==> flow/design.v (excerpt) <==
module datapath(clk, rst, sw, seg0, seg1,seg2,seg3, mem_addr, mem_wdata, mem_we, mem_rdata);
export LEC_CHECK = 0
export CAP_MARGIN = 20
export CORE_MARGIN = 2
export CORE_UTILIZATION = 72
export CTS_CLUSTER_DIAMETER = 354
export CTS_CLUSTER_SIZE = 15
export HOLD_SLACK_MARGIN = 0.3
export PLACE_DENSITY = 0.55
export SETUP_SLACK_MARGIN = 0.46
export SLEW_MARGIN = 20
create_clock -name core_clock -period 3.05 [get_ports {clk}]
run.sh (not shown) runs the stock make flow with config.mk's settings and CLKGATE_MAP_FILE=.
The baseline never finished: it broke off in clock tree synthesis.
Rerun with:
Settings changed: CORE_MARGIN 2 to 4, CORE_UTILIZATION 72 to 40, CTS_CLUSTER_DIAMETER 354 to unset, CTS_CLUSTER_SIZE 15 to unset, HOLD_SLACK_MARGIN 0.3 to unset, PLACE_DENSITY 0.55 to unset, SETUP_SLACK_MARGIN 0.46 to unset.
Clock period 3.05 ns to 9.1 ns, I/O delays scaled along.
Outcome: The new run went through all stages and came out clean. Die area went up by well over a third. Synthesized cell count does not change. Synthesized area is unchanged.

---

== v24 ==
datapath again, from the RTL that the note above started with.
Settings: LEC_CHECK=0, CAP_MARGIN=20, CORE_MARGIN=2, CORE_UTILIZATION=70, CTS_CLUSTER_SIZE=47, MAX_ROUTING_LAYER=met4, PLACE_DENSITY_LB_ADDON=0.01, SETUP_SLACK_MARGIN=2.57, SLEW_MARGIN=20; clock period 8.63 ns.
[v24] flow finished | final checks: failed | reasons: setup timing
Inputs modified between v24 and v30:
Settings: changing CORE_UTILIZATION from 70 to 72; changing CTS_CLUSTER_SIZE from 47 to 49; setting TNS_END_PERCENT to 5 for the first time; changing SETUP_SLACK_MARGIN from 2.57 to 2.74; changing the clock period (ns, I/O delays scaled along) from 8.63 to 9.24.
--- outcome ---
- Flow for v30 halted at 5_1_grt, error code GRT-0232.
- Comparing v30 and v24, number of post-CTS setup repair buffers is higher on v30.
- Reported for v30 and v24, number of H-tree levels turned out identical to the last digit.
- From v24 to v30 the numbers moved as follows: half-perimeter wire length after placement down about 2.2%, total number of clock tree sinks barely changed, worst setup slack before clock tree synthesis has decreased, post-cts repair resize count now sits lower, total cell area at the placement stage went down.
- Going from v24 to v30, the die area was shrunk.
- Going from v24 to v30, the number of cells after detailed placement was found to have gone down by 2.1%.
- Looking at pre-placement core utilization, v30 sits 1.9 points above v24.
Input changes introduced in v52 (baseline for comparison: v30):
Settings: MAX_ROUTING_LAYER: met4 -> unset; TNS_END_PERCENT: 5 -> unset; CORE_UTILIZATION: 72 -> 70; CTS_CLUSTER_SIZE: 49 -> unset; SETUP_SLACK_MARGIN: 2.74 -> -0.45; the clock period (ns, I/O delays scaled along): 9.24 -> 8.63.
- Compared with v30, in v52 share of cell area taken by muxes after synthesis held steady, overall chip area grew by 1200 sq um, cell resize tally after clock tree synthesis shrank by about 80%, cell area after placement grew by about 3%.
- When v52 is set beside v30, its last weighted congestion value of the routability-driven placer turns out to be 4.6% larger.
- The runs compared here, v30 and v52, all ended either early or with open violations.
- Status v52: flow complete, layout not clean - setup timing
- v52 against v30: pre-CTS worst setup slack went down, buffers inserted during post-CTS setup optimization decreased 82, die extent in x up about 1.4%.
- Sort v30 and v52 by floorplan die height desc -> top: v52
- Final HPWL from detailed placement went up by a few percent going from v30 to v52.
Input changes introduced in v3 (baseline for comparison: v52):
Settings: PLACE_DENSITY_LB_ADDON removed (was 0.01); CORE_UTILIZATION changed from 70 to 58; the clock period (ns, I/O delays scaled along) changed from 8.63 to 6.19.
Findings:
No crash in v3: every stage finished, but the layout fails its final checks due to setup timing.
Min clock network contribution to total cell area across v3 and v52: v3
The launching element of the worst setup path comes out control_unit_inst.state_reg.Q[1]$_DFF_PP0_ in one run and control_unit_inst.state_reg.Q[0]$_DFF_PP0_ in the other, namely in v3 and v52 respectively.
v52 -> v3: fmax increased by a few percent
Wire length the detailed router placed on met1, v3 vs v52: up by more than 10%
Lower die span in y was reported by v52, not v3.
Re utilization: v52 was higher than v3.
Compare v3 and v52 | maximum single-stage delay on the critical path lower: v52

---

Setup of run A:
datapath again, from the RTL that the note above started with.
==> flow/design.v (excerpt) <==
module datapath(clk, rst, sw, seg0, seg1,seg2,seg3, mem_addr, mem_wdata, mem_we, mem_rdata);
	input clk, rst;
	input [3:0] sw;
	output [6:0] seg0,seg1,seg2,seg3;
	output [15:0] mem_addr;
	output [15:0] mem_wdata;
	output mem_we;
	input [15:0] mem_rdata;
	wire [15:0] rin, rout;
	wire wr_enable, ram_addr_sel, pcin, ram_out_ctrl, instr_ctrl, acc_enable, acc_out_ctrl, pc_enable, pc_out_ctrl, addsub, a_enable, xor_ctrl, cu_out_ctrl, mul_out_ctrl, mul_acc_out_ctrl, sr_sel, add_ctrl;
	wire[15:0] instr, bus, instr_address, cu_out, r0_out, r1_out,r2_out, r3_out, r4_out, r5_out, r6_out, r7_out, r8_out, r9_out,r10_out, r11_out, r12_out, r13_out, mul_acc_out, sp_out;
	wire [15:0] ra_in, acc_out, sr_out;
	reg [15:0] ram_address, sr_in;
	wire [15:0] ram_out;
	wire[1:0] sp_sel;
	wire[3:0] status_reg;
	sixteen_bit_reg instruction_register(.clk(clk),.rst(rst),.D(bus),.Q(instr),.enable(instr_ctrl));
	program_counter pc(.clk(clk),.rst(rst), .select(pcin), .bus(bus), .out(instr_address),.pc_enable(pc_enable));
	always@(ram_addr_sel or sp_out or instr_address) begin
		if (ram_addr_sel == 1'b1)
  ...
clock: 13.8 ns
lec_check: 0
cap_margin: 20
cell_pad_in_sites_global_placement: 2
core_aspect_ratio: 0.75
core_margin: 2
core_utilization: 31
cts_cluster_diameter: 145
gpl_timing_driven: 0
slew_margin: 20
What run B does differently from run A at the input level:
- CELL_PAD_IN_SITES_GLOBAL_PLACEMENT now 3, was 2
- CELL_PAD_IN_SITES_DETAIL_PLACEMENT now 1, previously not set
- PLACE_DENSITY now 0.53, previously not set
## What came out
Diff run B..run A | overall die height | unchanged
Between run A and run B, the flow reports count of clock-buffer cells in the layout increasing by a little under 10%.
For the routed wire length, run B came in 5400 um higher than run A did.
Comparing run A with run B, the sequential share of layout area came out essentially unchanged.
Run B | stages: all done | timing, DRC, antenna: all pass
Edits applied to the flow inputs when going from run B to run C:
- PLACE_DENSITY: 0.53 -> unset
- CELL_PAD_IN_SITES_DETAIL_PLACEMENT: 1 -> unset
- CORE_UTILIZATION: 31 -> 35
- GPL_TIMING_DRIVEN: 0 -> unset
- CORE_ASPECT_RATIO: 0.75 -> unset
- CTS_CLUSTER_DIAMETER: 145 -> unset
- CORE_MARGIN: 2 -> 4
- CELL_PAD_IN_SITES_GLOBAL_PLACEMENT: 3 -> unset
- the clock period (ns, I/O delays scaled along): 13.8 -> 9.1
--- outcome ---
Depth of the worst register-to-register path came out lower on run C than on run B. Wire length, run B and run C, lower one = run C. Diff run B..run C | cell count | negligible.
